===== flow/constraint.sdc =====
create_clock -name core_clock -period 2.58 [get_ports {clk}]
set_input_delay 0.5160 -clock core_clock [delete_from_list [all_inputs] [get_ports {clk}]]
set_output_delay 0.5160 -clock core_clock [all_outputs]
set_load 0.01 [all_outputs]

===== flow/config.mk =====
export PLATFORM = sky130hd
export DESIGN_NAME = ether_echo
export DESIGN_NICKNAME = ether_echo
export VERILOG_FILES = /design/flow/design.v
export SDC_FILE = /design/flow/constraint.sdc
export NUM_CORES = 4
export LEC_CHECK = 0
export CAP_MARGIN = 20
export CORE_MARGIN = 2
export CORE_UTILIZATION = 66
export CTS_CLUSTER_DIAMETER = 96
export CTS_CLUSTER_SIZE = 14
export SLEW_MARGIN = 20
export TNS_END_PERCENT = 65

===== flow/design.v =====
`default_nettype none
module fifo_16_1024_ft
  (
   input wire        clk,
   input wire        srst,
   input wire [15:0] din,
   input wire        wr_en,
   input wire        rd_en,
   output wire [15:0] dout,
   output wire       full,
   output reg        overflow,
   output wire       empty,
   output wire       valid,
   output reg        underflow,
   output wire       wr_rst_busy,
   output wire       rd_rst_busy
   );
    localparam DEPTH_LOG2 = 4;
    reg [15:0] mem [0:(1<<DEPTH_LOG2)-1];
    reg [DEPTH_LOG2:0] wp;
    reg [DEPTH_LOG2:0] rp;
    assign empty = (wp == rp);
    assign full = (wp[DEPTH_LOG2] != rp[DEPTH_LOG2]) &&
                  (wp[DEPTH_LOG2-1:0] == rp[DEPTH_LOG2-1:0]);
    assign valid = ~empty;
    assign dout = mem[rp[DEPTH_LOG2-1:0]];
    assign wr_rst_busy = 1'b0;
    assign rd_rst_busy = 1'b0;
    always @(posedge clk) begin
	if(wr_en == 1'b1 && full == 1'b0) begin
	    mem[wp[DEPTH_LOG2-1:0]] <= din;
	end
    end
    always @(posedge clk) begin
	if(srst == 1'b1) begin
	    wp <= 0;
	    rp <= 0;
	    overflow <= 1'b0;
	    underflow <= 1'b0;
	end else begin
	    if(wr_en == 1'b1 && full == 1'b0) begin
		wp <= wp + 1'b1;
	    end
	    if(rd_en == 1'b1 && empty == 1'b0) begin
		rp <= rp + 1'b1;
	    end
	    overflow <= wr_en & full;
	    underflow <= rd_en & empty;
	end
    end
endmodule  
`default_nettype wire
`default_nettype none
module ether_rx#(parameter APP_KEY=16'h6000)
(
input wire clk,
input wire reset,
input wire [511:0] recv_data,
input wire recv_valid,
input wire recv_sop,
input wire recv_eop,
input wire [7:0] recv_mty,
output reg [111:0] ether_header_data,
output reg ether_header_valid,
output reg [511:0] ether_data_data,
output reg ether_data_valid,
output reg ether_data_sop,
output reg ether_data_eop,
output reg [7:0] ether_data_mty
);
    enum {IDLE, RECV_ALL, LAST_ONE} state;
    reg [399:0] recv_buf;
    reg [7:0] recv_mty_reg;
    reg ether_data_sop_reg;
    always @(posedge clk) begin
	if(reset == 1'b1) begin
	    state <= IDLE;
	    ether_header_data <= 112'd0;
	    ether_header_valid <= 1'b0;
	    ether_data_data <= 512'd0;
	    ether_data_valid <= 1'b0;
	    ether_data_sop <= 1'b0;
	    ether_data_eop <= 1'b0;
	    ether_data_mty <= 8'd0;
	    recv_buf <= 400'd0;
	    recv_mty_reg <= 8'd0;
	    ether_data_sop_reg <= 1'b0;
	end else begin
	case(state)
	    IDLE: begin
		if(recv_sop == 1'b1 && recv_valid == 1'b1 && recv_data[415:400] == APP_KEY) begin
		    ether_header_data <= recv_data[511:400];
		    ether_header_valid <= 1'b1;
		    if(recv_eop == 1'b1) begin
			ether_data_data <= {recv_data[399:0], 112'd0};
			ether_data_eop <= 1'b1;
			ether_data_sop <= 1'b1;
			ether_data_valid <= 1'b1;
			ether_data_mty <= recv_mty + 14;
			state <= IDLE;
		    end else begin
			ether_data_valid <= 1'b0;
			ether_data_sop_reg <= 1'b1;
			recv_buf <= recv_data[399:0];
			state <= RECV_ALL;
		    end
		end else begin
		    ether_header_data <= 112'd0;
		    ether_header_valid <= 1'b0;
		    ether_data_data <= 512'd0;
		    ether_data_valid <= 1'b0;
		    ether_data_sop <= 1'b0;
		    ether_data_eop <= 1'b0;
		    ether_data_mty <= 8'd0;
		    recv_buf <= 400'd0;
		    recv_mty_reg <= 8'd0;
		    ether_data_sop_reg <= 1'b0;
		end
	    end
	    RECV_ALL: begin
		if(recv_valid == 1'b1) begin
		    ether_data_data <= {recv_buf[399:0], recv_data[511:400]};
		    ether_data_valid <= 1'b1;
		    ether_data_sop <= ether_data_sop_reg;
		    ether_data_sop_reg <= 1'b0;
		    recv_buf <= recv_data[399:0];
		    if(recv_eop == 1'b1) begin
			if(recv_mty >= 50) begin
			    ether_data_mty <= recv_mty - 50;
			    ether_data_eop <= 1'b1;
			    state <= IDLE;
			end else begin
			    ether_data_eop <= 1'b0;
			    recv_mty_reg <= recv_mty + 14;
			    state <= LAST_ONE;
			end
		    end
		end else begin
		    ether_data_valid <= 1'b0;
		end
	    end
	    LAST_ONE: begin
		ether_data_data <= {recv_buf, 112'h0};
		ether_data_valid <= 1'b1;
		ether_data_eop <= 1'b1;
		ether_data_sop <= 1'b0;
		ether_data_mty <= recv_mty_reg;
		state <= IDLE;
	    end
	    default: begin
		state <= IDLE;
	    end
	endcase
	end
    end
endmodule  
`default_nettype wire
`default_nettype none
module ether_tx
(
input wire clk,
input wire reset,
input wire [111:0] ether_header_data,
input wire ether_header_valid,
input wire [511:0] ether_data_data,
input wire ether_data_valid,
input wire ether_data_sop,
input wire ether_data_eop,
input wire [7:0] ether_data_mty,
output reg [511:0] send_data,
output reg send_valid,
output reg send_sop,
output reg send_eop,
output reg [7:0] send_mty
);
    enum {IDLE, RECV_ALL, LAST_ONE} state;
    reg [399:0] send_buf;
    reg [7:0] send_mty_reg;
    always @(posedge clk) begin
	if(reset == 1'b1) begin
	    state <= IDLE;
	    send_data <= 512'd0;
	    send_valid <= 1'b0;
	    send_sop <= 1'b0;
	    send_eop <= 1'b0;
	    send_mty <= 8'd0;
	    send_buf <= 112'd0;
	    send_mty_reg <= 8'd0;
	end else begin
	case(state)
	    IDLE: begin
		if(ether_header_valid == 1'b1 && ether_data_sop == 1'b1 && ether_data_valid == 1'b1) begin
		    send_data <= {ether_header_data, ether_data_data[511:112]};
		    send_valid <= 1'b1;
		    send_sop <= 1'b1;
		    send_buf <= ether_data_data[111:0];
		    if(ether_data_eop == 1'b1) begin
			if(ether_data_mty >= 14) begin
			    send_mty <= ether_data_mty - 14;
			    send_eop <= 1'b1;
			    state <= IDLE;
			end else begin
			    send_mty_reg <= ether_data_mty + 50;
			    send_eop <= 1'b0;
			    state <= LAST_ONE;
			end
		    end else begin
			send_eop <= 1'b0;
			state <= RECV_ALL;
		    end
		end else begin
		    send_data <= 512'd0;
		    send_valid <= 1'b0;
		    send_sop <= 1'b0;
		    send_eop <= 1'b0;
		    send_mty <= 8'd0;
		    send_buf <= 112'd0;
		    send_mty_reg <= 8'd0;
		end
	    end
	    RECV_ALL: begin
		if(ether_data_valid == 1'b1) begin
		    send_data <= {send_buf, ether_data_data[511:112]};
		    send_valid <= 1'b1;
		    send_sop <= 1'b0;
		    send_buf <= ether_data_data[111:0];
		    if(ether_data_eop == 1'b1) begin
			if(ether_data_mty >= 14) begin
			    send_mty <= ether_data_mty - 14;
			    send_eop <= 1'b1;
			    state <= IDLE;
			end else begin
			    send_mty_reg <= ether_data_mty + 50;
			    send_eop <= 1'b0;
			    state <= LAST_ONE;
			end
		    end
		end else begin
		    send_valid <= 1'b0;
		end
	    end
	    LAST_ONE: begin
		send_data <= {send_buf, 400'd0};
		send_valid <= 1'b1;
		send_eop <= 1'b1;
		send_sop <= 1'b0;
		send_mty <= send_mty_reg;
		state <= IDLE;
	    end
	    default: begin
		state <= IDLE;
	    end
	endcase
	end
    end
endmodule  
`default_nettype wire
`default_nettype none
module cmac_usplus_emitter
  (
   input wire clk,
   input wire reset,
   input wire [511:0] din_data,
   input wire din_valid,
   input wire din_sop,
   input wire din_eop,
   input wire [7:0] din_mty,
   output reg [511:0] dout_data,
   output reg dout_valid,
   output wire dout_kick,
   output wire [13:0] dout_bytes,
   input wire cmac_busy,
   input wire cmac_done,
   input wire cmac_tx_rdy
   );
    reg[7:0] data_ready_state;
    reg dout_ready;
    reg [15:0] dout_count;
    always @(posedge clk) begin
	if(reset == 1'b1) begin
	    dout_valid <= 1'b0;
	    dout_ready <= 1'b0;
	    dout_count <= 16'd0;
	    data_ready_state <= 8'd0;
	end else begin
	    dout_data <= din_data;
	    dout_valid <= din_valid;
	    if(data_ready_state == 0) begin
		if(din_valid == 1 && din_sop == 1) begin
		    if(din_eop == 1) begin
			dout_ready <= 1;
			dout_count <= 64 - din_mty;
		    end else begin
			dout_ready <= 0;
			dout_count <= 64;
			data_ready_state <= data_ready_state + 1;
		    end
		end else begin
		    dout_ready <= 0;
		end
	    end else if(data_ready_state == 1) begin
		if(din_valid == 1) begin
		    if(din_eop == 1) begin
			dout_ready <= 1;
			dout_count <= dout_count + (64 - din_mty);
			data_ready_state <= 0;
		    end else begin
			dout_ready <= 0;
			dout_count <= dout_count + 64;
		    end
		end else begin
		    dout_ready <= 0;
		end
	    end else begin
		dout_ready <= 0;
	    end
	end
    end
    reg fifo_rd;
    wire [15:0] fifo_q;
    wire fifo_full, fifo_empty;
    wire fifo_valid;
    wire fifo_overflow, fifo_underflow;
    wire fifo_wr_rst_busy, fifo_rd_rst_busy;
    fifo_16_1024_ft fifo_i(.clk(clk),
			   .srst(reset),
			   .din(dout_count),
			   .wr_en(dout_ready),
			   .rd_en(fifo_rd),
			   .dout(fifo_q),
			   .full(fifo_full),
			   .overflow(fifo_overflow),
			   .empty(fifo_empty),
			   .valid(fifo_valid),
			   .underflow(fifo_underflow),
			   .wr_rst_busy(fifo_wr_rst_busy),
			   .rd_rst_busy(fifo_rd_rst_busy));
    reg [7:0] kick_state;
    reg kick_reg;
    reg [13:0] bytes_reg;
    assign dout_kick = kick_reg;
    assign dout_bytes = bytes_reg;
    always @(posedge clk) begin
	if(reset == 1'b1) begin
	    kick_reg <= 1'b0;
	    bytes_reg <= 14'd0;
	    kick_state <= 8'd0;
	    fifo_rd <= 1'b0;
	end else begin
	    case(kick_state)
		0 : begin
		    if(fifo_valid && cmac_tx_rdy) begin
			kick_reg <= 1'b1;
			kick_state <= kick_state + 1;
			bytes_reg <= fifo_q[13:0];
			fifo_rd <= 1'b1;
		    end else begin
			kick_reg <= 1'b0;
			fifo_rd <= 1'b0;
		    end
		end
		1 : begin
		    fifo_rd <= 1'b0;
		    if(cmac_busy == 1'b1) begin  
			kick_reg <= 1'b0;
			kick_state <= kick_state + 1;
		    end
		end
		2 : begin
		    if(cmac_done == 1'b1) begin  
			kick_state <= 0;
		    end
		end
		default: begin
		    kick_state <= 0;
		    kick_reg <= 1'b0;
		    fifo_rd <= 1'b0;
		end
	    endcase  
	end
    end
endmodule  
`default_nettype wire
`default_nettype none
module ether_echo
  (
   input wire         clk,
   input wire         reset,
   input wire [127:0] rx_dataout0,
   input wire [127:0] rx_dataout1,
   input wire [127:0] rx_dataout2,
   input wire [127:0] rx_dataout3,
   input wire         rx_enaout0,
   input wire         rx_sopout0,
   input wire         rx_eopout0,
   input wire         rx_eopout1,
   input wire         rx_eopout2,
   input wire         rx_eopout3,
   input wire [3:0]   rx_mtyout0,
   input wire [3:0]   rx_mtyout1,
   input wire [3:0]   rx_mtyout2,
   input wire [3:0]   rx_mtyout3,
   output wire [511:0] send_data,
   output wire         send_valid,
   output wire         send_sop,
   output wire         send_eop,
   output wire [7:0]   send_mty,
   output wire         tx_kick,
   output wire [13:0]  tx_bytes,
   input wire          cmac_busy,
   input wire          cmac_done,
   input wire          cmac_tx_rdy
   );
    wire [7:0] recv_mty = rx_eopout3 == 1'b1 ? rx_mtyout3
	       : rx_eopout2 == 1'b1 ? rx_mtyout2 + 8'd16
	       : rx_eopout1 == 1'b1 ? rx_mtyout1 + 8'd32
	       : rx_eopout0 == 1'b1 ? rx_mtyout0 + 8'd48
               : 8'd0;
    wire [111:0] ether_header_data;
    wire         ether_header_valid;
    wire [511:0] ether_data_data;
    wire         ether_data_valid;
    wire         ether_data_sop;
    wire         ether_data_eop;
    wire [7:0]   ether_data_mty;
    ether_rx#(.APP_KEY(16'h3434)) ether_rx_i
      (
       .clk(clk),
       .reset(reset),
       .recv_data({rx_dataout0, rx_dataout1, rx_dataout2, rx_dataout3}),
       .recv_valid(rx_enaout0),
       .recv_sop(rx_sopout0),
       .recv_eop(rx_eopout0 || rx_eopout1 || rx_eopout2 || rx_eopout3),
       .recv_mty(recv_mty),
       .ether_header_data(ether_header_data),
       .ether_header_valid(ether_header_valid),
       .ether_data_data(ether_data_data),
       .ether_data_valid(ether_data_valid),
       .ether_data_sop(ether_data_sop),
       .ether_data_eop(ether_data_eop),
       .ether_data_mty(ether_data_mty)
       );
    ether_tx ether_tx_i
      (
       .clk(clk),
       .reset(reset),
       .ether_header_data({ether_header_data[63:16], ether_header_data[111:64], ether_header_data[15:0]}),  
       .ether_header_valid(ether_header_valid),
       .ether_data_data(ether_data_data),
       .ether_data_valid(ether_data_valid),
       .ether_data_sop(ether_data_sop),
       .ether_data_eop(ether_data_eop),
       .ether_data_mty(ether_data_mty),
       .send_data(send_data),
       .send_valid(send_valid),
       .send_sop(send_sop),
       .send_eop(send_eop),
       .send_mty(send_mty)
       );
    cmac_usplus_emitter cmac_usplus_emitter_i
      (
       .clk(clk),
       .reset(reset),
       .din_data(send_data),
       .din_valid(send_valid),
       .din_sop(send_sop),
       .din_eop(send_eop),
       .din_mty(send_mty),
       .dout_data(),
       .dout_valid(),
       .dout_kick(tx_kick),
       .dout_bytes(tx_bytes),
       .cmac_busy(cmac_busy),
       .cmac_done(cmac_done),
       .cmac_tx_rdy(cmac_tx_rdy)
       );
endmodule  
`default_nettype wire

===== flow/run.sh =====
#!/bin/bash
# the make line also repeats each setting of config.mk as NAME=value (left out here)
make -C /OpenROAD-flow-scripts/flow DESIGN_CONFIG=/design/flow/config.mk WORK_HOME=/design/flow/orfs CLKGATE_MAP_FILE= finish

==> results of run 1 <==
-- through the flow --
| stage | TNS [ns] | hold slack (ns) | setup slack [ns] | power [mW] | instance area [sq um] |
|---|---|---|---|---|---|
| finish | -2.30 | 0.196 | -0.366 | 56.3 | 93700 |
| global route | -2.94 | 0.193 | -0.440 | 57.5 | 93600 |
| detailed placement | -862.17 | 0.443 | -0.944 | 34.4 | 88400 |
| CTS | -1.29 | 0.179 | -0.275 | 56.1 | 93000 |
| global placement | -796.78 | 0.437 | -0.851 | 34.4 | 88400 |
| floorplan | -10.08 | 0.430 | -0.235 | 32.7 | 74700 |
-- layout make-up --
type	count	area (sq um)	share of cell area
sequential	1974	41800	0.446
multi-input combinational	5449	29900	0.319
tap	1500	1880	0.0200
timing repair buffer	1468	15400	0.164
clock buffer	196	4350	0.0464
clock inverter	2	36.3	0.000387
antenna	101	253	0.00270
inverter	22	87.6	0.000934
-- what timing repair did --
item	CTS	global route
cloned	0	6
resized	35	54
hold buffers	0	0
hold endpoints to repair	0	0
endpoints found under the setup margin	906	474
setup buffers	7	9
pin swaps	25	32
-- routing by layer --
layer  vias to the layer above  track usage  wire (microns)
met1                     34100        0.532           92800
met4                        70        0.330           24400
li1                      31000            -               -
met5                         -            0             468
met3                      1113        0.129           33000
met2                      4646        0.677          122000
==> summary.txt, run 1 <==
Update from the flow run.

Before any placement, the netlist area is recorded as 74600 sq um. The per-cell via count in the routed design is 6.62. After its last routability iteration, the placer logged a weighted congestion of between 0.9 and 1. Following the worst setup path forward leads to its endpoint at cmac_usplus_emitter_i.dout_count[7]$_SDFFE_PP0P_.

The transition time at the pin with the least slew margin is around 0.9 ns. The adder and majority cell fraction of the synthesized area is 0.00530. In this run, synthesis produced a sequential element count of 1974. The stage delay of the slowest cell on the critical path is about 0.4 ns. For the worst setup path, the data arrival time is roughly 3.6 ns.

The final global-route overflow total is 0. The wire length of the first global-routing pass is 399000 microns. Counting every instance in the synthesized netlist gives approximately 8200. The critical path required time is 3.25 ns. In this run, synthesis inferred 224 flip-flops with an integrated enable.

The flow ran to the end, but the layout failed its checks. The post-layout minimum cycle time is 2.95 ns. The worst register-to-register path has a depth of 14. The portion of the clock cycle consumed by the worst path in the final layout is 1.14.

Of the total power, combinational logic draws 0.051. Setup repair after global routing could not meet its margin everywhere. The maximum operating frequency is 339 MHz.

The number of cells in the yosys synthesis report is 8245. Counting distinct cell types in the post-synthesis netlist gives 65. The number of cells on the worst hold path is 2.

The total number of yosys warnings is 4. For this run the top cell type by instance count after synthesis was dfxtp_1. The script extracted a total leakage power of 31.3 nW. The cell type of the slowest stage on the worst timing path is a2111oi_2. The largest area contributor in the netlist is dfxtp_1. The count of clock tree sinks is 1974. The xor and xnor fraction of the mapped netlist area is 0.00458. The main kind of combinational logic by area is simple AND/OR/NAND/NOR gates. The post-CTS clock slew at the launch and capture registers of the worst setup and hold paths is 0.08 ns. The number of max-cap violations is 0. The fraction of the mapped netlist area in simple logic gates is 0.207.

In the post-synthesis netlist, the biggest area contributors are dfxtp_1 47%, edfxtp_1 9.0%, nand3_1 6.9%. Input and output buffers added on the ports amount to 1076. TritonCTS built the clock tree.

The combinational power is 2.86 mW. The power report attributes to the clock group a share of 0.399. The initial antenna violation count is 117. The length of the first detailed-routing pass in iterations is 9. Of the total power, registers draw 0.550.

The pin count of the biggest net entering global routing is 200. The global-route usage over all layers is 0.443. The chip area line of the yosys report is between 70000 and 80000 sq um. The average instance in the mapped netlist occupies 9.05 sq um.

The core outline area is 112000 sq um. In this run the layout check failures are negative setup slack. The core utilization before placement is 0.664. The commonest cells after synthesis are 1750 x dfxtp_1, 1091 x nand2_1, 1026 x nand3_1. For this design the ratio of total power to cell area is 600 nW/um^2. The main flop type after synthesis is dfxtp_1.

The net switching fraction of the power is 0.223. TritonRoute output was used to compute an average wire per cell of 25.5 microns. Cell internal power was estimated by the tool at about 44 mW. The insertion delay at the late pin of the worst-skew pair is a little under 0.8 ns. The startpoint of the most critical setup path is ether_tx_i.send_mty[1]$_SDFFE_PP0P_.

The power consumed by sequential cells is about 31 mW. The final core area utilization is 0.834. After the flow finishes, the layout carries non-filler instances totaling approximately 11000. The type of element launching the critical path is a flip-flop. The total clock network power is between 20 and 25 mW. The post-layout worst setup margin is -0.366 ns. Summing all multiplexer cells gives an area fraction of 0.0244. The remaining max-slew budget at the tightest pin is 0.406. The worst-case clock skew is between 0.02 and 0.025 ns. The total number of vias is 70900. The area growth from synthesis to final layout is 25.7%. The number of buffers on the longest clock path is 3. The initial detailed-routing violation count is 8434. The worst-case reg-to-reg setup slack stands at -0.37 ns. The sequential-to-total area share from yosys stat is 0.560. The group drawing the most power is sequential cells. In this run the number of H-tree levels came out at 4. The critical path is of the flip-flop to flip-flop type.

In this run, the synthesized area fraction spent on AND-OR/OR-AND gates is recorded as 0.154. Hold-check failures listed in the final report amount to 0. The max-slew violation count is 0.

The number of buffers inserted during clock tree synthesis is 158. The area share of the leading cell type in the synthesized netlist is 0.470. The cell family with the largest share of critical-path delay is AND-OR/OR-AND gates. According to the floorplan report, the total die area is around 120000 sq um. The async set-or-reset flop fraction in the synthesized netlist is 0. The largest fanout on the critical path is 4.

The clock root buffer is clkbuf_16. The instance count on the critical path is 14. The total number of warnings across the stage logs is 70. Together, buffers and inverters on the worst path number 3. The number of antenna-violating nets in the routed design is 0.

The category of the worst setup path capture point is a flip-flop. The net switching power is 12.6 mW. The filler cells instantiated in the layout total between 6000 and 7000. After legalization and detailed placement, the total HPWL measured 178000 microns. The total of endpoints with negative setup slack in the final report is 10. The finished design was reported to have a net count of 9643. The signal on the critical path passes through inv_2 > ha_4 > nor3b_4 > buf_6 > xnor2_4 > ha_4 > nand3_2 > o211ai_1 > buf_4 > nand3_2 > nand2_1 > xor2_1 > mux2i_1 > a2111oi_2. The number of placed cells counting well taps is roughly 10000. The die outline height is 340 microns. The via count of the first global-routing pass is 65700. In this run the critical register-to-register path is captured at cmac_usplus_emitter_i.dout_count[7]$_SDFFE_PP0P_. The origin of the critical flop-to-flop path is ether_tx_i.send_mty[1]$_SDFFE_PP0P_. VDD sags by at most 613 uV. The die outline width is ~340 microns. The I/O pin count is 1077. The post-route DRC violation count is 0.

The class of the tightest hold or removal check is primary input to flip-flop. The startpoint identified for the worst hold timing path is reset. Looking at the hold checks, the worst path lands on ether_tx_i.send_data[435]$_SDFFE_PP0P_.

The total number of placement rows is 123. The total wire length is 273000 microns.
==> run 2: changes to the inputs <==
ABC_AREA = 1   (was unset)
CELL_PAD_IN_SITES_GLOBAL_PLACEMENT = 0   (was unset)
CORE_MARGIN = 8   (was 2)
CORE_UTILIZATION = 36   (was 66)
CTS_CLUSTER_DIAMETER = 115   (was 96)
CTS_CLUSTER_SIZE = 12   (was 14)
GPL_ROUTABILITY_DRIVEN = 1   (was unset)
MAX_ROUTING_LAYER = met4   (was unset)
PLACE_DENSITY_LB_ADDON = 0.02   (was unset)
SETUP_SLACK_MARGIN = 0.58   (was unset)
TNS_END_PERCENT = unset   (was 65)
clock period = 3.87 ns   (was 2.58 ns; I/O delays follow)
==> summary.txt, run 2 <==
Update from the flow run.

The sum of buffers and inverters on the critical path was 1 (-2). The end of the worst hold path is ether_tx_i.send_buf[58]$_SDFFE_PP0P_. The post-synthesis register bit count is 1974 (unchanged). The core outline area came to 214000 sq um (+91%).

The number of cells in the yosys synthesis report was 9837 (+19%). The fraction of the mapped netlist area in simple logic gates was 0.202 (-0.00500). The register-to-register setup slack is 0.87 ns (+1.24 ns). The routability-driven placement congestion ratio came to 0.855 (-8.2%). The number of antenna-violating nets in the routed design was 0 (unchanged). Summed over all instances, the cell type with the most area after synthesis is dfxtp_1.

The sequential share of power is 0.536 (-0.014). The total power per unit cell area is 402 nW/um^2 (-33%). STA classifies the critical path startpoint as a flip-flop.

TritonCTS built the clock tree. The pre-CTS setup slack was 0.345 ns (+1.29 ns). The total clock network power is 16.5 mW (-27%). The post-route DRC violation count is 0 (unchanged).

The number of gates resized after CTS is 0 (-100%). For reference, the critical path cell chain is clkdlybuf4s50_1. The buffers inserted during post-CTS setup optimization is 0 (-7).

The post-synthesis mux area share was 0.00285 (-0.0215). The remaining max-slew budget at the tightest pin was 0.205 (-0.200). The mapped cell area is 77400 sq um (+3.7%). The dominant power group in this design is sequential cells. The depth of the CTS H-tree is 4 (unchanged).

The count of endpoints failing hold in the final timing report is 0 (unchanged). The cell internal power dissipation came to 29.8 mW (-32%). The initial detailed-routing violation count is 6020 (-29%).

The final global-route overflow total was 0 (unchanged). The number of nets in the finished design is 11100 (+15%). The transition time at the pin with the least slew margin is 1.19 ns (+0.301 ns). The number of instances in the synthesized netlist is 9837 (+19%). For this run the top cell type by instance count after synthesis was nand2_1.

The xor and xnor fraction of the mapped netlist area is 0.00226 (-0.00232). The main kind of combinational logic by area is simple AND/OR/NAND/NOR gates. The number of max-cap violations is 0 (unchanged). The worst setup path is of the flip-flop to primary output kind.

The global-route usage over all layers was 0.271 (-0.172). The maximum operating frequency is 317 MHz. The worst-case clock skew is 0.0294 ns (+0.00584 ns). The via count of the first global-routing pass is 66600 (+1.5%). The post-layout worst setup margin came to 0.714 ns (+1.08 ns). The number of buffers on the longest clock path is 3 (unchanged). The power after layout is 38.5 mW (-32%). The area share of the leading cell type in the synthesized netlist is 0.453 (-0.0170). The sequential-to-total area share from yosys stat is 0.540 (-0.0202). The worst setup path is captured at a primary output. The post-CTS clock slew at the launch and capture registers of the worst setup and hold paths is 0.06 ns (-0.02 ns).

The largest fanout on the critical path is 14 (+10). The insertion delay at the late pin of the worst-skew pair is 0.84 ns (+0.06 ns). The wire length per cell after detailed routing is 23.6 microns (-7.2%). The wire length of the first global-routing pass is 466000 microns (+17%).

The per-cell via count in the routed design is 5.27 (-20%). The total number of yosys warnings is 4 (unchanged). The peak ir drop on the vdd network is 421 uV (-31%).

The core utilization before placement is 0.361 (-0.303). The slowest stage of the critical path is the clkdlybuf4s50_1 cell. The count of clock tree sinks is 1974 (unchanged).

The power consumed by sequential cells came to 20.6 mW (-33%). The die outline height is 480 microns (+41%). The fraction of power consumed by combinational cells was 0.035 (-0.016). The post-DP HPWL is 205000 microns (+15%). Subtracting the final worst setup slack from the clock period gives between 3 and 4 ns.

The final core area utilization is 0.447 (-0.388). The net switching power is 8.74 mW (-31%). The number of buffers inserted during clock tree synthesis is 182 (+15%).

The area share of and-or/or-and cells after synthesis is 0.195 (+0.0416). The pin count of the biggest net entering global routing was 224 (+12%). The count of hold-fix buffers inserted at cts is 0 (unchanged). The I/O pin count came to 1077 (unchanged). The total of endpoints with negative setup slack in the final report is 0 (-10). Sorting the synthesized cells by how often they occur yields 2116 x nand2_1, 1849 x nor2_1, 1750 x dfxtp_1. The combinational power is 1.33 mW (-53%).

The portion of the clock cycle consumed by the worst path in the final layout is 0.815 (-0.326). The critical path required time was 3.10 ns (-0.15 ns). OpenSTA lists the critical path endpoint as send_eop. The net switching fraction of the power came to 0.227 (+0.00353). The number of input and output port buffers inserted is 1076 (unchanged).

The number of enable-type register cells in the synthesized netlist came to 224 (unchanged). The initial antenna violation count is 134 (+15%). The async set-or-reset flop fraction in the synthesized netlist is 0 (unchanged). The max-slew violation count came to 0 (unchanged).

The tally of unique sky130hd cells used after synthesis is 49 (-25%). The length of the first detailed-routing pass in iterations is 6 (-3). The instance count on the critical path is 1 (-13). The adder and majority cell fraction of the synthesized area is 0.00511 (-0.000191).

The launch point of the worst min-delay path is recorded as reset. The number of cells on the worst hold path was 2 (unchanged). The depth of the most critical reg-to-reg path is 9 (-5). The leakage dissipation is 34.1 nW (+8.8%). The startpoint of the most critical setup path is ether_tx_i.send_eop$_SDFFE_PP0P_. The accumulated negative setup slack is 0 ns (+2.30 ns).

The clock root buffer is clkbuf_16. The die outline width came to 480 microns (+41%). The total number of placement rows is 170 (+38%). The chip area line of the yosys report is 77400 sq um (+3.7%). The die footprint was 230000 sq um (+99%). Setup repair after global routing left no endpoint under its margin. The cell family with the largest share of critical-path delay is buffers and inverters.

The flow measured a signed area growth from synthesis to layout of 23.7%. The power share of the clock group was 0.430 (+0.031). The total number of warnings across the stage logs is 88 (+26%). The origin of the critical flop-to-flop path is ether_tx_i.state[1]$_DFF_P_. The flow ran to the end and the layout has no timing, DRC or antenna violations. The main flop type after synthesis is dfxtp_1. STA reports the tightest min-delay check as being of type primary input to flip-flop. The critical path arrival is 2.38 ns (-1.24 ns).

The total wire length is 319000 microns (+17%). The synthesized area per cell came to 7.87 sq um (-13%). The capturing point of the worst reg2reg path is ether_tx_i.send_data[460]$_SDFFE_PP0P_. The stage delay of the slowest cell on the critical path came to 0.85 ns (+0.45 ns). The total number of vias is 71000 (+0.16%).

Yosys attributes the largest share of cell area to dfxtp_1 45%, nand2_1 10%, nor2_1 9.0%.
## run 2: metal layers
layer | global-route usage | vias to the layer above | part of all wire
met5 | - | - | 0
met4 | 0.117 | 0 | 0.044
met3 | 0.0642 | 463 | 0.069
met2 | 0.419 | 2133 | 0.46
met1 | 0.339 | 34300 | 0.43
li1 | - | 34100 | -
## run 2: layout make-up
type / instances / area [sq um]
inverters: 136 / 561
diodes: 118 / 295
multi-input cells: 6937 / 31600
repair buffers: 1249 / 13000
well taps: 2838 / 3550
fillers: 21200 / 118000
flip-flops and latches: 1974 / 41800
clock buffers: 217 / 4710
clock inverters: 15 / 225
## run 2: through the flow
stage                     cell area (sq um)  hold WS, ns  std cells
final                                 95700        0.336      13500
after global routing                  95700        0.325      13500
after CTS                             95400        0.298      13400
after detailed placement              90500        0.425      13100
after global placement                90500        0.422      13100
after floorplan                       77400        0.409       9841
==> run 3: changes to the inputs <==
ABC_AREA = unset   (was 1)
CAP_MARGIN = 5   (was 20)
CELL_PAD_IN_SITES_GLOBAL_PLACEMENT = unset   (was 0)
CORE_MARGIN = 2   (was 8)
CORE_UTILIZATION = 70   (was 36)
CTS_CLUSTER_DIAMETER = 375   (was 115)
CTS_CLUSTER_SIZE = 14   (was 12)
GPL_ROUTABILITY_DRIVEN = unset   (was 1)
MAX_ROUTING_LAYER = unset   (was met4)
PLACE_DENSITY_LB_ADDON = unset   (was 0.02)
SETUP_SLACK_MARGIN = 0.43   (was 0.58)
clock period = 3.02 ns   (was 3.87 ns; I/O delays follow)
==> summary.txt, run 3 <==
Update from the flow run.

The portion of the clock cycle consumed by the worst path in the final layout came to 1.00 (+0.186). The total number of yosys warnings was 4 (unchanged). The sum of buffers and inverters on the critical path is 4 (+3). In this run the layout overhead on the synthesized area is reported as 25.5%.

The area share of and-or/or-and cells after synthesis is 0.154 (-0.0416). The net switching fraction of the power is 0.227 (about the same). The initial detailed-routing violation count is 12000 (+99%). The worst-case clock skew came to 0.0378 ns (+0.00838 ns). The fraction of the mapped netlist area in simple logic gates is 0.207 (+0.00500). The post-layout worst setup margin is -0.00453 ns (-0.719 ns). The wire length of the first global-routing pass is 423000 microns (-9.3%). The power consumed by sequential cells came to 26.4 mW (+28%). The number of cells on the worst hold path is 3 (+1).

The post-synthesis mux area share was 0.0244 (+0.0215). The critical path's slowest stage uses the library cell dfxtp_4. The final hold slack came to 0.149 ns (-0.187 ns). The finished layout cell area is 93600 sq um (-2.2%). The insertion delay at the late pin of the worst-skew pair is 0.80 ns (-0.04 ns). The count of endpoints failing hold in the final timing report is 0 (unchanged). The mapped cell area is 74600 sq um (-3.6%). The die outline width is 330 microns (-31%).

The reasons given for failing layout checks are negative setup slack. The number of cells in the yosys synthesis report is 8245 (-16%). Tracing the worst setup path back leads to its startpoint at ether_tx_i.send_mty[0]$_SDFFE_PP0P_. The die footprint came to 109000 sq um (-53%). The destination of the critical timing path is cmac_usplus_emitter_i.dout_count[13]$_SDFFE_PP0P_. The depth of the CTS H-tree is 4 (unchanged). The run finished, with violations left.

The final global-route overflow total was 0 (unchanged). The via count of the first global-routing pass is 69400 (+4.1%). The total power per unit cell area is 514 nW/um^2 (+28%).

The post-synthesis register bit count is 1974 (unchanged). The length of the first detailed-routing pass in iterations is 16 (+10). The number of buffers inserted during clock tree synthesis was 158 (-13%).

The number of instances in the synthesized netlist is 8245 (-16%). The chip area line of the yosys report is 74600 sq um (-3.6%). By count the netlist is led by 1750 x dfxtp_1, 1091 x nand2_1, 1026 x nand3_1. The power after layout is 48.1 mW (+25%). The power share of the clock group is 0.400 (-0.030). The initial antenna violation count is 124 (-7.5%).

The total clock network power came to 19.2 mW (+16%). The cell internal power dissipation is 37.2 mW (+25%). Listed in order, past its start point the critical path passes inv_4 > ha_4 > nor3b_4 > buf_6 > nand2_4 > a21oi_4 > inv_4 > buf_4 > ha_1 > o21a_1 > nor2_1 > nor2_1 > mux2i_1 > nand4_1 > a31oi_1. The critical path required time is 3.74 ns (+0.64 ns). The pre-CTS setup slack is -0.770 ns (-1.11 ns). The per-cell via count in the routed design is 6.99 (+33%). The kind of critical path is flip-flop to flip-flop. The core outline area is 105000 sq um (-51%). The critical path arrival came to 3.74 ns (+1.36 ns). The async set-or-reset flop fraction in the synthesized netlist is 0 (unchanged). The pin count of the biggest net entering global routing is 174 (-22%). The leakage dissipation is 31.4 nW (-7.8%). The capturing point of the worst reg2reg path is cmac_usplus_emitter_i.dout_count[13]$_SDFFE_PP0P_.

The post-DP HPWL is 183000 microns (-11%). The post-detailed-placement cell area is 87900 sq um (-2.8%). The largest total area in the synthesized netlist belongs to dfxtp_1. The global-route usage over all layers is 0.506 (+0.236). The largest fanout on the critical path was 5 (-9). The remaining max-slew budget at the tightest pin came to 0.292 (+0.0867). The post-layout minimum cycle time is 3.02 ns.

TritonCTS built the clock tree. The core utilization before placement came to 0.708 (+0.346). The group drawing the most power is sequential cells.

The number of antenna-violating nets in the routed design came to 0 (unchanged). The total wire length is 295000 microns (-7.3%). The non-filler instance count after layout is 10600 (-21%). The xor and xnor fraction of the mapped netlist area came to 0.00458 (+0.00232). The total number of vias was 74200 (+4.5%). The routability-driven placement congestion ratio is 0.953 (+11%). The depth of the most critical reg-to-reg path is 15 (+6).

The wire length per cell after detailed routing is 27.8 microns (+18%). Setup repair after global routing could not meet its margin everywhere. The worst setup path is launched from a flip-flop. The main kind of combinational logic by area is simple AND/OR/NAND/NOR gates. The most popular library cell in the synthesized design by count is dfxtp_1.

The number of nets in the finished design is 9642 (-13%). In the synthesized netlist the dominant register cell turns out to be dfxtp_1. The number of buffers on the longest clock path was 3 (unchanged). The adder and majority cell fraction of the synthesized area was 0.00530 (+0.000191).

The worst hold path belongs to the class primary input to flip-flop. The register-to-register setup slack was -0.005 ns (-0.87 ns). The area share of the leading cell type in the synthesized netlist was 0.470 (+0.0170). The total of endpoints with negative setup slack in the final report is 2 (+2). The worst setup path is captured at a flip-flop.

Yosys attributes the largest share of cell area to dfxtp_1 47%, edfxtp_1 9.0%, nand3_1 6.9%. The origin of the critical flop-to-flop path is ether_tx_i.send_mty[0]$_SDFFE_PP0P_. The number of max-cap violations is 0 (unchanged). The total number of placement rows came to 119 (-30%). The I/O pin count came to 1077 (unchanged). The die outline height is 330 microns (-31%). The max-slew violation count came to 0 (unchanged). The number of placed cells counting well taps came to 10200 (-22%). The fraction of power consumed by combinational cells came to 0.051 (+0.016). The tally of unique sky130hd cells used after synthesis came to 65 (+33%).

The clock root buffer is clkbuf_16. The peak ir drop on the vdd network was 459 uV (+9.1%). The count of clock tree sinks is 1974 (unchanged). The sequential-to-total area share from yosys stat is 0.560 (+0.0202). The number of enable-type register cells in the synthesized netlist came to 224 (unchanged). The end of the worst hold path is ether_rx_i.ether_data_data[7]$_SDFFE_PP0P_. The stage delay of the slowest cell on the critical path is 0.39 ns (-0.46 ns). The number of input and output port buffers inserted is 1076 (unchanged). The sequential share of power came to 0.550 (+0.014). The transition time at the pin with the least slew margin is 1.05 ns (-0.141 ns). The cell family with the largest share of critical-path delay is simple AND/OR/NAND/NOR gates. The origin of the worst min-delay path is rx_dataout0[23]. The net switching power was 10.9 mW (+25%).

The total number of warnings across the stage logs was 113 (+28%). The post-CTS clock slew at the launch and capture registers of the worst setup and hold paths was 0.08 ns (+0.02 ns). The synthesized area per cell is 9.05 sq um (+15%).

The instance count on the critical path is 15 (+14). The combinational power is 2.44 mW (+83%). The post-route DRC violation count is 0 (unchanged). Timing would allow up to roughly 330 MHz.
==> run 3: final cells by class <==
cell class | count | area, sq um
antenna | 112 | 280
clock buffer | 196 | 4290
clock inverter | 4 | 46.3
fill | 5150 | 11800
inverter | 22 | 90.1
multi-input combinational | 5449 | 30100
sequential | 1974 | 41800
tap | 1391 | 1740
timing repair buffer | 1467 | 15300
==> run 3: timing repair <==
| item | 4_1_cts | 5_1_grt |
|---|---|---|
| gates resized | 60 | 62 |
| buffers inserted | 25 | 33 |
| gates cloned | 0 | 2 |
| hold buffers | 0 | 0 |
| pin swaps | 32 | 24 |
| endpoints found under the setup margin | 1058 | 765 |
==> run 3: per-layer routing <==
layer  part of all wire  GRT usage  up-vias  wire length (microns)
met4               0.12      0.446       74                  34300
met3               0.14      0.193     1913                  42300
met5             0.0017          0        -                    491
li1                   -          -    31100                      -
met1               0.31      0.568    35000                  91400
met2               0.43      0.754     6189                 127000
==> run 3: through the flow <==
stage,utilization,setup TNS [ns]
4_1_cts,0.879,0
3_3_place_gp,0.834,-564.13
5_1_grt,0.887,-0.0822
6_report,0.888,-0.00859
3_5_place_dp,0.834,-564.71
2_1_floorplan,-,0
==> run 4: changes to the inputs <==
CAP_MARGIN = 20   (was 5)
CELL_PAD_IN_SITES_DETAIL_PLACEMENT = 2   (was unset)
CELL_PAD_IN_SITES_GLOBAL_PLACEMENT = 3   (was unset)
CORE_UTILIZATION = 44   (was 70)
CTS_CLUSTER_DIAMETER = 275   (was 375)
CTS_CLUSTER_SIZE = unset   (was 14)
GPL_ROUTABILITY_DRIVEN = 1   (was unset)
GPL_TIMING_DRIVEN = 0   (was unset)
MAX_ROUTING_LAYER = met4   (was unset)
MIN_ROUTING_LAYER = met2   (was unset)
PLACE_DENSITY_LB_ADDON = 0.09   (was unset)
SETUP_SLACK_MARGIN = unset   (was 0.43)
TNS_END_PERCENT = 65   (was unset)
clock period = 2.64 ns   (was 3.02 ns; I/O delays follow)
==> summary.txt, run 4 <==
Implementation results.

The flow did not finish. The failing step is global placement. The first error in the log reads "[ERROR FLW-0024] Place density exceeds 1.0 (current PLACE_DENSITY_LB_ADDON =  0.09). Please check if the value of  PLACE_DENSITY_LB_ADDON is between 0 and 0.99". The tally of unique sky130hd cells used after synthesis is 65 (unchanged). The chip area line of the yosys report is 74600 sq um (unchanged).

The synthesized area per cell was 9.05 sq um (unchanged). The total number of placement rows is 151 (+27%). The post-synthesis mux area share came to 0.0244 (unchanged). The most popular library cell in the synthesized design by count is dfxtp_1. Counting instances in the post-synthesis netlist gives the leading cell types as 1750 x dfxtp_1, 1091 x nand2_1, 1026 x nand3_1. The core outline area is 169000 sq um (+60%).

dfxtp_1 takes more of the synthesized area than any other cell. The number of enable-type register cells in the synthesized netlist is 224 (unchanged). The total number of yosys warnings was 4 (unchanged). The main flop type after synthesis is dfxtp_1. The area share of the leading cell type in the synthesized netlist is 0.470 (unchanged).

The die footprint is 173000 sq um (+58%). Ranked by total cell area, the synthesized netlist is headed by dfxtp_1 47%, edfxtp_1 9.0%, nand3_1 6.9%. The main kind of combinational logic by area is simple AND/OR/NAND/NOR gates.

The I/O pin count is 1077 (unchanged). The core utilization before placement is 0.442 (-0.266). The post-synthesis register bit count is 1974 (unchanged).

The adder and majority cell fraction of the synthesized area is 0.00530 (unchanged). The area share of and-or/or-and cells after synthesis came to 0.154 (unchanged). The number of instances in the synthesized netlist is 8245 (unchanged). The fraction of the mapped netlist area in simple logic gates is 0.207 (unchanged). The mapped cell area came to 74600 sq um (unchanged).

The number of cells in the yosys synthesis report is 8245 (unchanged). The sequential-to-total area share from yosys stat is 0.560 (unchanged). The die outline width is 416 microns (+26%). The xor and xnor fraction of the mapped netlist area came to 0.00458 (unchanged). The die outline height is 416 microns (+26%). The async set-or-reset flop fraction in the synthesized netlist is 0 (unchanged).
==> run 5: changes to the inputs <==
ABC_AREA = 0   (was unset)
CELL_PAD_IN_SITES_DETAIL_PLACEMENT = unset   (was 2)
CELL_PAD_IN_SITES_GLOBAL_PLACEMENT = unset   (was 3)
CORE_UTILIZATION = 65   (was 44)
CTS_CLUSTER_DIAMETER = 327   (was 275)
GPL_TIMING_DRIVEN = unset   (was 0)
HOLD_SLACK_MARGIN = 0.15   (was unset)
MAX_ROUTING_LAYER = unset   (was met4)
MIN_ROUTING_LAYER = unset   (was met2)
PLACE_DENSITY = 0.69   (was unset)
PLACE_DENSITY_LB_ADDON = unset   (was 0.09)
SETUP_SLACK_MARGIN = -0.16   (was unset)
TNS_END_PERCENT = unset   (was 65)
clock period = 3.9 ns   (was 2.64 ns; I/O delays follow)
==> summary.txt, run 5 <==
Update from the flow run.

In the synthesized netlist, the dominant kind of combinational cell is simple AND/OR/NAND/NOR gates. The remaining max-slew budget at the tightest pin is 0.212. The largest area contributor in the netlist is dfxtp_1. The number of max-cap violations is 0. The stage delay of the slowest cell on the critical path is 0.41 ns. The post-route DRC violation count is 0.

The total wire length is between 200000 and 300000 microns. Per the log, the first TritonRoute iteration ended with a DRC count of approximately 8000. The length of the first detailed-routing pass in iterations is 6. Sorting the synthesized cells by how often they occur yields 1750 x dfxtp_1, 1091 x nand2_1, 1026 x nand3_1. Routing resource usage on met3 recorded by global route was 0.128. The flow ran to the end and the layout has no timing, DRC or antenna violations. After legalization and detailed placement, the total HPWL measured 172000 microns. The xor and xnor fraction of the mapped netlist area is 0.00458 (unchanged).

The pin count of the biggest net entering global routing is 202. Per the timing report, the most critical flop-to-flop path finishes at cmac_usplus_emitter_i.dout_count[13]$_SDFFE_PP0P_. In the post-synthesis netlist, the biggest area contributors are dfxtp_1 47%, edfxtp_1 9.0%, nand3_1 6.9%. The via count of the first global-routing pass is 65400.

The sequential-to-total area share from yosys stat came to 0.560 (unchanged). The kind of critical path is flip-flop to flip-flop. The analysis attributes to cell leakage a power of 31.4 nW. The post-CTS clock slew at the launch and capture registers of the worst setup and hold paths is 0.06 ns. The total number of yosys warnings came to 4 (unchanged). The register-to-register setup slack is 0.46 ns. Once detail routing completed, the nets flagged for antenna violations numbered 0. Along the worst hold path, the cell count comes to 2.

The sum of buffers and inverters on the critical path is 3. The number of instances in the synthesized netlist is 8245 (unchanged). The sequential share of power is 0.500.

The post-layout minimum cycle time is 3.44 ns. Including well taps, the total number of placed cells is between 10000 and 15000. The power report lists the sequential group at 20.5 mW. The synthesized area per cell is 9.05 sq um (unchanged). The non-filler instance count after layout is 10700. Setup violations remaining at the end of the flow were counted as 0.

The number of enable-type register cells in the synthesized netlist is 224 (unchanged). The insertion delay at the late pin of the worst-skew pair is 0.79 ns. The depth of the most critical reg-to-reg path is 15. The clock root buffer is clkbuf_16.

OpenROAD emitted warnings numbering 102. The per-cell via count in the routed design is 6.51. The number of buffers inserted during clock tree synthesis is 191.

The area share of the leading cell type in the synthesized netlist is 0.470 (unchanged). The worst VDD IR drop from the latest analysis is 409 uV. Per the final report, max-transition violations number 0. The class of the tightest hold or removal check is primary input to flip-flop.

Per the timing report, the achievable frequency comes out to 291 MHz. The met1 track utilization from global routing is 0.531. The clock tree synthesis step divided the H-tree into 4 levels. STA classifies the critical path startpoint as a flip-flop.

Looking at the gate-level netlist, the highest instance count belongs to dfxtp_1. The async set-or-reset flop fraction in the synthesized netlist is 0 (unchanged). The wire length per cell after detailed routing is 25.0 microns.

The chip area line of the yosys report came to 74600 sq um (unchanged). The power report attributes to the combinational group a share of 0.043. The core outline area came to 114000 sq um (-32%). Cell internal power was estimated by the tool at 32.1 mW.

After the last flow step, the layout net total stands at 9515. The first global-routing pass estimated around 400000 microns of wire. The tally of unique sky130hd cells used after synthesis is 65 (unchanged). The power report lists the clock group at 18.8 mW. The completed layout was analyzed and its total power is just over 40 mW. The die outline width is 343 microns (-18%). The timing report shows that the slowest cell on the worst path is ha_1. The most crowded layer after global routing is met2. The cell family contributing the most delay on the critical path is simple AND/OR/NAND/NOR gates. The instance count on the critical path is 15. The number of gates resized after CTS is 0. The post-synthesis register bit count is 1974 (unchanged).

The number of buffers on the longest clock path is 3. The met2 layer usage reported by global route is 0.657. The core utilization before placement is 0.654 (+0.212). The synthesis report names the predominant flop master as dfxtp_1. Summed over all nets, the switching power comes to 8.96 mW.

The flow measured a signed area growth from synthesis to layout of 26.0%. The count of endpoints failing hold in the final timing report is 0. The final global-route overflow total is 0. The accumulated negative setup slack is 0 ns. The initial antenna violation count is 115.

The I/O pin count is 1077 (unchanged). The number of cells in the yosys synthesis report came to 8245 (unchanged). In this run, power in combinational logic comes to approximately 1.8 mW. RePlAce ended its routability-driven mode at a weighted congestion of about 0.92. For this design, the CTS-stage hold fixing added 0 buffers. The origin of the worst min-delay path is reset. The origin of the critical flop-to-flop path is ether_tx_i.send_mty[0]$_SDFFE_PP0P_. The area share of and-or/or-and cells after synthesis is 0.154 (unchanged).

The count of buffers added on input and output ports is 1076. The power report attributes to the clock group a share of 0.457. The critical path required time is 4.56 ns. The global-route usage over all layers is 0.435. The die outline height is 343 microns (-18%). The post-synthesis mux area share is 0.0244 (unchanged). The count of clock tree sinks is about 2000. The worst-case clock skew is 0.0241 ns. The end of the worst hold path is ether_rx_i.ether_header_data[36]$_SDFFE_PP0P_. Post-route period utilization is reported as 0.881. The mapped cell area is 74600 sq um (unchanged).

The critical path arrival is 4.10 ns. The fraction of the mapped netlist area in simple logic gates is 0.207 (unchanged). For the pin with the worst max-slew slack, the measured transition is 1.18 ns. The total number of vias is 69800.

The category of the worst setup path capture point is a flip-flop. The TritonCTS clock tree is done. The total number of placement rows came to 124 (-18%). Setup repair after global routing left no endpoint under its margin. The largest fanout on the critical path is 6.

For reference, the critical path cell chain is inv_1 > ha_1 > nor3b_1 > nand2_1 > a21oi_1 > buf_4 > inv_1 > ha_1 > nand2_1 > o21ai_0 > a22oi_1 > and2_1 > or3_1 > nand4_1 > a31oi_1. The script computed the net switching share of total power as 0.219.

The startpoint of the most critical setup path is ether_tx_i.send_mty[0]$_SDFFE_PP0P_. The buffers inserted during post-CTS setup optimization is 0. The destination of the critical timing path is cmac_usplus_emitter_i.dout_count[13]$_SDFFE_PP0P_. The largest part of the power goes to sequential cells. The adder and majority cell fraction of the synthesized area is 0.00530 (unchanged). Power spread over the standard cell area amounts to 436 nW/um^2. The die footprint came to 117000 sq um (-32%).
==> run 5: layout make-up <==
class	instances	area, sq um
Sequential cell	1974	41800
Multi-Input combinational cell	5449	29600
Fill cell	7118	20000
Timing Repair Buffer	1307	14000
Clock buffer	311	5930
Tap cell	1512	1890
Clock inverter	40	453
Antenna cell	115	288
Inverter	22	82.6
==> run 5: routing by layer <==
metal  up-vias  wire [microns]
li1      30900               -
met1     33600           92800
met2      4258          120000
met3      1014           32300
met4        68           23100
met5         -             467
==> run 5: per-stage QoR <==
| step | setup slack, ns | cell area, sq um | hold WS, ns | utilization |
|---|---|---|---|---|
| finish | 0.463 | 94000 | 0.433 | 0.824 |
| global route | 0.169 | 93900 | 0.448 | 0.823 |
| CTS | 0.525 | 93700 | 0.446 | 0.822 |
| detailed placement | 0.292 | 87300 | 0.442 | 0.766 |
| global placement | 0.404 | 87300 | 0.437 | 0.766 |
| floorplan | 0.942 | 74600 | 0.430 | - |
==> run 6: changes to the inputs <==
CAP_MARGIN = 25   (was 20)
CELL_PAD_IN_SITES_DETAIL_PLACEMENT = 1   (was unset)
CELL_PAD_IN_SITES_GLOBAL_PLACEMENT = 2   (was unset)
CORE_MARGIN = 9   (was 2)
CORE_UTILIZATION = 31   (was 65)
CTS_CLUSTER_DIAMETER = 45   (was 327)
CTS_CLUSTER_SIZE = 48   (was unset)
GPL_ROUTABILITY_DRIVEN = 0   (was 1)
HOLD_SLACK_MARGIN = 0.24   (was 0.15)
MAX_ROUTING_LAYER = met4   (was unset)
MIN_ROUTING_LAYER = met2   (was unset)
PLACE_DENSITY = unset   (was 0.69)
PLACE_DENSITY_LB_ADDON = 0.04   (was unset)
SETUP_SLACK_MARGIN = unset   (was -0.16)
TNS_END_PERCENT = 5   (was unset)
clock period = 4.72 ns   (was 3.9 ns; I/O delays follow)
==> summary.txt, run 6 <==
Update from the flow run.

The fraction of power consumed by combinational cells is 0.038 (-0.005). The depth of the most critical reg-to-reg path is 14 (-1). The power consumed by sequential cells is 16.9 mW (-18%).

The I/O pin count is 1077 (unchanged). The largest part of the power goes to the clock network. The wire length per cell after detailed routing came to 27.4 microns (+9.7%). The leakage dissipation is 33.0 nW (+5.2%).

The fraction of the mapped netlist area in simple logic gates is 0.207 (unchanged). The count of hold-fix buffers inserted at cts was 0 (unchanged). The post-DP HPWL is 209000 microns (+21%). The peak ir drop on the vdd network came to 230 uV (-44%).

The depth of the CTS H-tree is 5 (+1). The number of instances in the synthesized netlist was 8245 (unchanged). The mapped cell area came to 74600 sq um (unchanged).

dfxtp_1 takes more of the synthesized area than any other cell. The instance count on the critical path is 14 (-1). The flow ran to the end and the layout has no timing, DRC or antenna violations.

Grouping non-sequential cells by family puts the most area in simple AND/OR/NAND/NOR gates. The tally of unique sky130hd cells used after synthesis was 65 (unchanged). The number of max-cap violations was 0 (unchanged). The number of nets in the finished design is 9570 (+0.58%).

The capturing point of the worst reg2reg path is cmac_usplus_emitter_i.dout_count[13]$_SDFFE_PP0P_. The buffers inserted during post-CTS setup optimization is 0 (unchanged). The number of buffers inserted during clock tree synthesis is 328 (+72%). The synthesis report names the predominant flop master as dfxtp_1. The combinational power is 1.64 mW (-7%). The adder and majority cell fraction of the synthesized area is 0.00530 (unchanged). The count of filler cells inserted in the layout came to 26600 (+270%). The die footprint came to 259000 sq um (+120%). The transition time at the pin with the least slew margin came to 1.19 ns (+0.0100 ns). STA classifies the critical path startpoint as a flip-flop. In the setup report, the worst path falls into the class flip-flop to flip-flop. The destination of the critical timing path is cmac_usplus_emitter_i.dout_count[13]$_SDFFE_PP0P_.

The critical path arrival is 4.42 ns (+0.32 ns). The post-CTS clock slew at the launch and capture registers of the worst setup and hold paths came to 0.05 ns (about the same). The total power per unit cell area is 437 nW/um^2 (about the same). The number of input and output port buffers inserted is 1076 (unchanged). The maximum operating frequency is 277 MHz (-4.8%). The total of endpoints with negative setup slack in the final report is 0 (unchanged). The total number of placement rows is 179 (+44%).

The post-layout minimum cycle time is 3.61 ns (+0.172 ns). The die outline width is 509 microns (+48%). The per-cell via count in the routed design is 7.37 (+13%).

The origin of the worst min-delay path is ether_rx_i.ether_header_data[101]$_SDFFE_PP0P_. The total wire length came to 345000 microns (+29%). The final hold slack is 0.441 ns (+0.00748 ns).

The remaining max-slew budget at the tightest pin is 0.205 (-0.00667). The length of the first detailed-routing pass in iterations is 11 (+5). The sequential-to-total area share from yosys stat is 0.560 (unchanged).

Yosys reports that the most numerous cell types are 1750 x dfxtp_1, 1091 x nand2_1, 1026 x nand3_1. The synthesis report lists the most area-consuming cells as dfxtp_1 47%, edfxtp_1 9.0%, nand3_1 6.9%. The power share of the clock group was 0.573 (+0.116). The class of the tightest hold or removal check is flip-flop to flip-flop. The worst-case clock skew is 0.0621 ns (+0.0380 ns). Looking at the hold checks, the worst path lands on ether_tx_i.send_data[453]$_SDFFE_PP0P_. The cell internal power dissipation came to 33.0 mW (+2.9%). The wire length of the first global-routing pass is 499000 microns (+26%).

The chip area line of the yosys report is 74600 sq um (unchanged). The sequential share of power was 0.389 (-0.111). The number of antenna-violating nets in the routed design came to 0 (unchanged). Traced cell by cell, the critical path runs through inv_1 > ha_1 > nor3b_1 > nand2_1 > a21oi_1 > inv_1 > ha_1 > nand2_1 > o21ai_0 > a22oi_1 > and2_1 > or3_1 > nand4_1 > a31oi_1. The net switching power came to 10.6 mW (+18%). The async set-or-reset flop fraction in the synthesized netlist is 0 (unchanged). The via count of the first global-routing pass is 103000 (+57%). The clock root buffer is clkbuf_16. The area growth from synthesis to final layout is 33.8%. The worst setup path is captured at a flip-flop.

The number of buffers on the longest clock path is 4 (+1). The area share of and-or/or-and cells after synthesis came to 0.154 (unchanged). The register-to-register setup slack is 1.11 ns (+0.65 ns). The count of endpoints failing hold in the final timing report is 0 (unchanged). The insertion delay at the late pin of the worst-skew pair was 0.95 ns (+0.16 ns). The initial antenna violation count came to 0 (-100%).

For reference, the critical path is launched at ether_tx_i.send_mty[0]$_SDFFE_PP0P_. The total number of warnings across the stage logs is 88 (-14%). The total number of yosys warnings is 4 (unchanged). The net switching fraction of the power came to 0.243 (+0.0243). The most popular library cell in the synthesized design by count is dfxtp_1. The total clock network power came to 25.0 mW (+33%). The number of cells in the yosys synthesis report came to 8245 (unchanged). The largest individual stage delay along the critical path comes from the cell ha_1.

The die outline height came to 509 microns (+48%). The pin count of the biggest net entering global routing came to 223 (+10%). The initial detailed-routing violation count came to 13000 (+59%). The synthesized area per cell is 9.05 sq um (unchanged). The global-route usage over all layers is 0.401 (-0.0342). The post-synthesis mux area share was 0.0244 (unchanged). The final global-route overflow total is 0 (unchanged). The xor and xnor fraction of the mapped netlist area came to 0.00458 (unchanged).

The number of gates resized after CTS is 0 (unchanged). The total number of vias came to 92800 (+33%). The worst register-to-register path begins at ether_tx_i.send_mty[0]$_SDFFE_PP0P_. The stage delay of the slowest cell on the critical path is 0.43 ns (+0.02 ns). The critical path required time is 5.54 ns (+0.98 ns). The portion of the clock cycle consumed by the worst path in the final layout is 0.765 (-0.117). The sum of buffers and inverters on the critical path is 2 (-1). The number of enable-type register cells in the synthesized netlist is 224 (unchanged). The post-synthesis register bit count is 1974 (unchanged). The accumulated negative setup slack was 0 ns (unchanged). The max-slew violation count is 0 (unchanged). Among cell families on the critical path, the largest total delay comes from simple AND/OR/NAND/NOR gates. The count of clock tree sinks was 1974 (unchanged). The core utilization before placement is 0.313 (-0.341). Setup repair after global routing left no endpoint under its margin. The post-route DRC violation count is 0 (unchanged). The number of cells on the worst hold path was 2 (unchanged).

The TritonCTS clock tree is done. The core outline area came to 239000 sq um (+110%). The largest fanout on the critical path is 6 (unchanged). The area share of the leading cell type in the synthesized netlist is 0.470 (unchanged).
[run 6: stage by stage]
stage	cell area [sq um]	total power [mW]	setup WS, ns	util	std cells
2_1_floorplan	74600	17.9	1.76	-	8249
3_3_place_gp	88100	18.9	0.401	0.369	11800
3_5_place_dp	88100	18.9	0.459	0.370	11800
4_1_cts	99300	43.5	1.05	0.416	12400
5_1_grt	99400	44.6	0.619	0.417	12400
6_report	99800	43.6	1.11	0.418	12600
[run 6: final cells by class]
cell class,count,area [sq um],share of cell area
Antenna cell,171,428,0.00429
Clock buffer,392,9000,0.0902
Clock inverter,187,2200,0.0221
Inverter,22,82.6,0.000828
Multi-Input combinational cell,5449,29600,0.297
Sequential cell,1974,41800,0.419
Tap cell,3167,3960,0.0397
Timing Repair Buffer,1225,12700,0.128
[run 6: layer usage]
metal / global-route usage / up-vias / routed length, microns
li1: - / 31000 / -
met1: - / 31000 / 0
met2: 0.463 / 28600 / 175000
met3: 0.514 / 2169 / 147000
met4: 0.0922 / 0 / 23500
met5: - / - / 0
==> run 7: changes to the inputs <==
ABC_AREA = 1   (was 0)
CAP_MARGIN = 35   (was 25)
CELL_PAD_IN_SITES_DETAIL_PLACEMENT = 2   (was 1)
CELL_PAD_IN_SITES_GLOBAL_PLACEMENT = unset   (was 2)
CORE_MARGIN = 2   (was 9)
CORE_UTILIZATION = 25   (was 31)
CTS_CLUSTER_DIAMETER = 176   (was 45)
CTS_CLUSTER_SIZE = unset   (was 48)
GPL_ROUTABILITY_DRIVEN = unset   (was 0)
GPL_TIMING_DRIVEN = 0   (was unset)
HOLD_SLACK_MARGIN = unset   (was 0.24)
MAX_ROUTING_LAYER = unset   (was met4)
PLACE_DENSITY = 0.37   (was unset)
PLACE_DENSITY_LB_ADDON = unset   (was 0.04)
SETUP_SLACK_MARGIN = 0.97   (was unset)
TNS_END_PERCENT = unset   (was 5)
clock period = 3.4 ns   (was 4.72 ns; I/O delays follow)
==> summary.txt, run 7 <==
Update from the flow run.

The area share of the leading cell type in the synthesized netlist came to 0.453 (-0.0170). The routability-driven placement congestion ratio is 0.936. The flow ran to the end and the layout has no timing, DRC or antenna violations. The wire length of the first global-routing pass was 580000 microns (+16%). The power share of the clock group came to 0.519 (-0.054).

The total number of vias came to 106000 (+14%). The final core area utilization was 0.344 (-0.0739). The type of element launching the critical path is a flip-flop. The total number of warnings across the stage logs is 39 (-56%). The post-DP HPWL is 308000 microns (+48%). The sequential share of power is 0.445 (+0.056).

TritonCTS built the clock tree. STA classifies the critical path endpoint as a flip-flop. In this run the critical path is formed by inv_4 > ha_4 > nand4_1 > xor2_2 > buf_4 > ha_4 > nand2_2 > inv_2 > nand2_1 > nand2_1 > nand2_2 > nand3_1 > nand2_1 > nand3_2 > nand2_1 > nand2_1 > a21oi_2. The adder and majority cell fraction of the synthesized area is 0.00511 (-0.000191). The async set-or-reset flop fraction in the synthesized netlist is 0 (unchanged). The chip area line of the yosys report is 77400 sq um (+3.7%). The number of buffers inserted during clock tree synthesis came to 240 (-27%).

The fraction of power consumed by combinational cells came to 0.036 (-0.002). The total number of placement rows was 204 (+14%). The post-route DRC violation count is 0 (unchanged). The I/O pin count is 1077 (unchanged).

The die outline width is 560 microns (+10%). The leakage dissipation was 47.2 nW (+43%). The most numerous cell type found on the critical path is nand2_1. The post-CTS clock slew at the launch and capture registers of the worst setup and hold paths was 0.06 ns (about the same). The total of endpoints with negative setup slack in the final report is 0 (unchanged).

The max-slew violation count is 0 (unchanged). The post-synthesis register bit count is 1974 (unchanged). The count of endpoints failing hold in the final timing report was 0 (unchanged).

The power after layout is 52.7 mW (+21%). The net switching power is 12.7 mW (+20%). The pin count of the biggest net entering global routing is 23 (-90%). The total wire length came to 412000 microns (+19%).

The remaining max-slew budget at the tightest pin is 0.401 (+0.196). Setup repair after global routing could not meet its margin everywhere.

The cell internal power dissipation came to 40.1 mW (+21%). For reference, the critical path is captured by cmac_usplus_emitter_i.dout_count[11]$_SDFFE_PP0P_. The cell type of the slowest stage on the worst timing path is dfxtp_4. The commonest register cell is dfxtp_1. The cell family with the largest share of critical-path delay is simple AND/OR/NAND/NOR gates.

The stage delay of the slowest cell on the critical path is 0.38 ns (-0.05 ns). Among the non-sequential cells, simple AND/OR/NAND/NOR gates take the most area. The main area contributors are dfxtp_1 45%, nand2_1 10%, nor2_1 9.0%. The insertion delay at the late pin of the worst-skew pair came to 0.93 ns (-0.02 ns).

The post-layout minimum cycle time is 2.58 ns (-1.03 ns). The mapped cell area was 77400 sq um (+3.7%). The clock root buffer is clkbuf_16. The sequential-to-total area share from yosys stat came to 0.540 (-0.0202). The core utilization before placement is 0.251 (-0.0617).

The sum of buffers and inverters on the critical path is 3 (+1). The tally of unique sky130hd cells used after synthesis is 49 (-25%). The portion of the clock cycle consumed by the worst path in the final layout came to 0.759 (-0.00547).

The peak ir drop on the vdd network is 468 uV (+100%). The largest fanout on the critical path came to 5 (-1). The post-synthesis mux area share was 0.00285 (-0.0215). The die footprint is 314000 sq um (+21%). The register-to-register setup slack is 0.82 ns (-0.29 ns).

The die outline height came to 560 microns (+10%). The depth of the most critical reg-to-reg path is 17 (+3). The fraction of the mapped netlist area in simple logic gates is 0.202 (-0.00500). The origin of the worst min-delay path is rx_dataout0[28]. The total number of yosys warnings is 4 (unchanged). The instance count on the critical path was 17 (+3).

The critical path required time is 4.25 ns (-1.29 ns). The core outline area is 308000 sq um (+29%). The number of buffers on the longest clock path is 4 (unchanged). The power consumed by sequential cells came to 23.5 mW (+39%).

The number of input and output port buffers inserted is 1074 (-0.19%). The via count of the first global-routing pass is 120000 (+17%). The xor and xnor fraction of the mapped netlist area is 0.00226 (-0.00232). The kind of critical path is flip-flop to flip-flop. The origin of the critical flop-to-flop path is ether_tx_i.send_mty[1]$_SDFFE_PP0P_. The depth of the CTS H-tree was 4 (-1). The total clock network power is 27.4 mW (+9.6%).

Per the run report, area growth between synthesis and finish was 37.2%. The combinational power is 1.88 mW (+15%). The count of hold-fix buffers inserted at cts is 0 (unchanged).

The wire length per cell after detailed routing is 26.0 microns (-5.0%). The area share of and-or/or-and cells after synthesis was 0.195 (+0.0416). The number of cells on the worst hold path came to 3 (+1). The count of clock tree sinks is 1974 (unchanged). By instance count, the leading cell after synthesis is nand2_1.

The number of max-cap violations is 0 (unchanged). The transition time at the pin with the least slew margin is 0.899 ns (-0.294 ns). The initial detailed-routing violation count is 13000 (+0.18%). The net switching fraction of the power came to 0.240 (-0.00255). The synthesized area per cell is 7.87 sq um (-13%). The critical path arrival is 3.44 ns (-0.98 ns). The number of cells in the yosys synthesis report was 9837 (+19%). The number of enable-type register cells in the synthesized netlist is 224 (unchanged). The worst-case clock skew is 0.0347 ns (-0.0273 ns).

The per-cell via count in the routed design is 6.68 (-9.4%). In the synthesized netlist, the cells that appear most often are 2116 x nand2_1, 1849 x nor2_1, 1750 x dfxtp_1. The number of nets in the finished design is 11900 (+24%).

The number of instances in the synthesized netlist is 9837 (+19%). The length of the first detailed-routing pass in iterations is 6 (-5). The global-route usage over all layers was 0.378 (-0.0229). The largest area contributor in the netlist is dfxtp_1.

The number of antenna-violating nets in the routed design is 0 (unchanged). The class of the tightest hold or removal check is primary input to flip-flop. The group drawing the most power is the clock network.

The final global-route overflow total is 0 (unchanged). The initial antenna violation count is 0 (unchanged). The most critical setup path has its startpoint at ether_tx_i.send_mty[1]$_SDFFE_PP0P_. Looking at the hold checks, the worst path lands on ether_rx_i.ether_data_data[12]$_SDFFE_PP0P_.

The maximum operating frequency is 387 MHz (+40%). The capturing point of the worst reg2reg path is cmac_usplus_emitter_i.dout_count[11]$_SDFFE_PP0P_. The total power per unit cell area came to 497 nW/um^2 (+14%).
## run 7: repair_timing
item	4_1_cts	5_1_grt
pin swaps	5	67
gates cloned	0	2
resized	238	1154
setup endpoints to repair	2291	2362
buffers inserted	9	51
## run 7: through the flow
| step | TNS, ns | setup WS, ns | instance area (sq um) | hold slack [ns] | cells |
|---|---|---|---|---|---|
| after floorplan | 0 | 0.980 | 77400 | 0.409 | 9841 |
| after global placement | -1374.23 | -1.29 | 93300 | 0.417 | 15000 |
| after global routing | 0 | 0.658 | 106000 | 0.109 | 15600 |
| after detailed placement | -862.53 | -1.20 | 94200 | 0.436 | 15100 |
| after CTS | 0 | 0.692 | 103000 | 0.223 | 15500 |
| final | 0 | 0.819 | 106000 | 0.124 | 15800 |
## run 7: metal layers
metal | global-route usage | routed length (microns) | up-vias
met5 | 0.178 | 4880 | -
met4 | 0.0928 | 28900 | 118
met3 | 0.494 | 171000 | 2236
met2 | 0.440 | 207000 | 31800
met1 | - | 0 | 35700
li1 | - | - | 35700
## run 7: cell type report
| cell class | instances | area (sq um) |
|---|---|---|
| Inverter | 136 | 553 |
| Sequential cell | 1974 | 41800 |
| Clock inverter | 93 | 1230 |
| Antenna cell | 207 | 518 |
| Clock buffer | 342 | 6840 |
| Tap cell | 4120 | 5150 |
| Buffer | 794 | 4330 |
| Fill cell | 34900 | 202000 |
| Multi-Input combinational cell | 6937 | 32400 |
| Timing Repair Buffer | 1199 | 13300 |
Power figures rest on the tool's default switching activity, not on a simulated workload.
